## run 1
==> flow/design.v (excerpt) <==
module cpu_core(
    input clk,
    input rst,
	 output [5:0] pc_out,
	 input [15:0] instr_out,
	 input [15:0] mem_Data_in,
	 output mem_wr,
	 output mem_rd,
	 output [15:0] reg_Data_2,
	 output [5:0] data_mem_address
    );
clock: 7.07 ns
lec_check: 0
cap_margin: 20
core_margin: 2
core_utilization: 69
cts_cluster_diameter: 29
max_routing_layer: met4
setup_slack_margin: 0.23
slew_margin: 20
run.sh (not shown) runs the stock make flow with config.mk's settings and CLKGATE_MAP_FILE=.
As the logs show, run 1 stopped at global routing after a tool error, so it never reached the end of the flow.
Changes in run 2 relative to run 1:
-- flow/config.mk --
<<< run 1, line 10
export CORE_UTILIZATION = 69
export CTS_CLUSTER_DIAMETER = 29
export MAX_ROUTING_LAYER = met4
export SETUP_SLACK_MARGIN = 0.23
>>> run 2, line 10
export CORE_UTILIZATION = 70
export CTS_CLUSTER_DIAMETER = 141
export SETUP_SLACK_MARGIN = -0.56
<<< run 1, line 15
>>> run 2, line 14
export TNS_END_PERCENT = 5
==> flow/constraint.sdc <==
create_clock -name core_clock -period 7.83 [get_ports {clk}]
set_input_delay 1.5660 -clock core_clock [delete_from_list [all_inputs] [get_ports {clk}]]
set_output_delay 1.5660 -clock core_clock [all_outputs]
set_load 0.01 [all_outputs]
--- outcome ---
- To summarise run 2: no stage aborted, but the layout did not pass its checks, failing on setup timing.
- HPWL after detailed placement of run 2 falls short of that of run 1 by a few percent.
- Run 1 → run 2: die span in x dropped 0.70%; height of the die fell about 0.7%; placed instance area shrank by 2.7%; worst setup slack after placement has increased.
- Diff run 1 and run 2: cell count after placement higher in run 1
- Number of levels the H-tree was split into was lower in run 2 than in run 1.
- Against run 1, run 2 comes in about 1.4% lower on area of the die.
- Count of buffers added by post-CTS timing repair for setup ends up lower on run 2.

cpu_core again, from the RTL that the note above started with.
export LEC_CHECK = 0
export CAP_MARGIN = 20
export CELL_PAD_IN_SITES_GLOBAL_PLACEMENT = 3
export CORE_MARGIN = 2
export CORE_UTILIZATION = 48
export MIN_ROUTING_LAYER = met2
export PLACE_DENSITY_LB_ADDON = 0.23
export SLEW_MARGIN = 30
export TNS_END_PERCENT = 95
create_clock -name core_clock -period 14.1 [get_ports {clk}]
The starting point died in global placement without I/O (3_1_place_gp_skip_io), error FLW-0024.
Rerun with:
==> flow/config.mk (replaced) <==
export PLATFORM = sky130hd
export DESIGN_NAME = cpu_core
export DESIGN_NICKNAME = cpu_core
export VERILOG_FILES = /design/flow/design.v
export SDC_FILE = /design/flow/constraint.sdc
export NUM_CORES = 4
export LEC_CHECK = 0
export CAP_MARGIN = 20
export CORE_MARGIN = 2
export CORE_UTILIZATION = 64
export SETUP_SLACK_MARGIN = 2.12
export SLEW_MARGIN = 20
==> flow/constraint.sdc (replaced) <==
create_clock -name core_clock -period 8.03 [get_ports {clk}]
set_input_delay 1.6060 -clock core_clock [delete_from_list [all_inputs] [get_ports {clk}]]
set_output_delay 1.6060 -clock core_clock [all_outputs]
set_load 0.01 [all_outputs]
Effect: With this change the flow aborted during global routing (5_1_grt). Synthesized cell count does not change. Area after synthesis stays the same. Die area fell by 25%.

cpu_core again, from the RTL that the note above started with.
Settings: LEC_CHECK=0, CAP_MARGIN=35, CELL_PAD_IN_SITES_DETAIL_PLACEMENT=0, CELL_PAD_IN_SITES_GLOBAL_PLACEMENT=1, CORE_MARGIN=5, CORE_UTILIZATION=66, MIN_ROUTING_LAYER=met2, SETUP_SLACK_MARGIN=-0.15, SLEW_MARGIN=20, TNS_END_PERCENT=60; clock period 11.1 ns.
The starting point failed in 5_1_grt.
Change:
--- a/flow/config.mk
+++ b/flow/config.mk
@@ -7,2 +7,3 @@
 export LEC_CHECK = 0
+export ABC_AREA = 1
 export CAP_MARGIN = 35
@@ -12,2 +13,3 @@
 export CORE_UTILIZATION = 66
+export CTS_CLUSTER_SIZE = 54
 export MIN_ROUTING_LAYER = met2
Result: With this change the flow stopped in 3_1_place_gp_skip_io, error GPL-0301; area after synthesis goes up by 1.4%; die area went up by 1.3%; synthesized cell count climbs by 38%.
Change:
==> flow/config.mk (replaced) <==
export PLATFORM = sky130hd
export DESIGN_NAME = cpu_core
export DESIGN_NICKNAME = cpu_core
export VERILOG_FILES = /design/flow/design.v
export SDC_FILE = /design/flow/constraint.sdc
export NUM_CORES = 4
export LEC_CHECK = 0
export CAP_MARGIN = 20
export CORE_MARGIN = 2
export CORE_UTILIZATION = 72
export CTS_CLUSTER_DIAMETER = 201
export CTS_CLUSTER_SIZE = 31
export SETUP_SLACK_MARGIN = -0.56
export SLEW_MARGIN = 20
==> flow/constraint.sdc (replaced) <==
create_clock -name core_clock -period 7.51 [get_ports {clk}]
set_input_delay 1.5020 -clock core_clock [delete_from_list [all_inputs] [get_ports {clk}]]
set_output_delay 1.5020 -clock core_clock [all_outputs]
set_load 0.01 [all_outputs]
Now the flow died in 5_1_grt with GRT-0232.
Area after synthesis came out lower by 1.4%.
Die area came out lower by 15%.
Synthesized cell count came out lower by 27%.
Change:
--- a/flow/config.mk
+++ b/flow/config.mk
@@ -7,8 +7,6 @@
 export LEC_CHECK = 0
+export ABC_AREA = 1
 export CAP_MARGIN = 20
 export CORE_MARGIN = 2
-export CORE_UTILIZATION = 72
-export CTS_CLUSTER_DIAMETER = 201
-export CTS_CLUSTER_SIZE = 31
-export SETUP_SLACK_MARGIN = -0.56
+export CORE_UTILIZATION = 59
 export SLEW_MARGIN = 20
==> flow/constraint.sdc (replaced) <==
create_clock -name core_clock -period 6.77 [get_ports {clk}]
set_input_delay 1.3540 -clock core_clock [delete_from_list [all_inputs] [get_ports {clk}]]
set_output_delay 1.3540 -clock core_clock [all_outputs]
set_load 0.01 [all_outputs]
The changed run died in 5_1_grt (GRT-0232).
Synthesized area rises by 1.4%.
Synthesized cell count rises by about 40%.
Die size rises by 23%.
Change:
--- a/flow/config.mk
+++ b/flow/config.mk
@@ -7,6 +7,5 @@
 export LEC_CHECK = 0
-export ABC_AREA = 1
 export CAP_MARGIN = 20
 export CORE_MARGIN = 2
-export CORE_UTILIZATION = 59
+export CORE_UTILIZATION = 40
 export SLEW_MARGIN = 20
==> flow/constraint.sdc (replaced) <==
create_clock -name core_clock -period 10.9 [get_ports {clk}]
set_input_delay 2.1800 -clock core_clock [delete_from_list [all_inputs] [get_ports {clk}]]
set_output_delay 2.1800 -clock core_clock [all_outputs]
set_load 0.01 [all_outputs]
After rerunning: With this change the flow ran to the end with no violations. Die size rose by 45%. Area after synthesis fell by 1.4%. Synthesized cell count fell by 27%.
Change:
--- a/flow/config.mk
+++ b/flow/config.mk
@@ -9,3 +9,6 @@
 export CORE_MARGIN = 2
-export CORE_UTILIZATION = 40
+export CORE_UTILIZATION = 67
+export CTS_CLUSTER_DIAMETER = 30
+export MAX_ROUTING_LAYER = met4
+export SETUP_SLACK_MARGIN = 0.23
 export SLEW_MARGIN = 20
==> flow/constraint.sdc (replaced) <==
create_clock -name core_clock -period 7.07 [get_ports {clk}]
set_input_delay 1.4140 -clock core_clock [delete_from_list [all_inputs] [get_ports {clk}]]
set_output_delay 1.4140 -clock core_clock [all_outputs]
set_load 0.01 [all_outputs]
Now the flow died in 5_1_grt.
Area after synthesis stays the same.
Synthesized cell count is unchanged.
Die size goes down by well over a third.
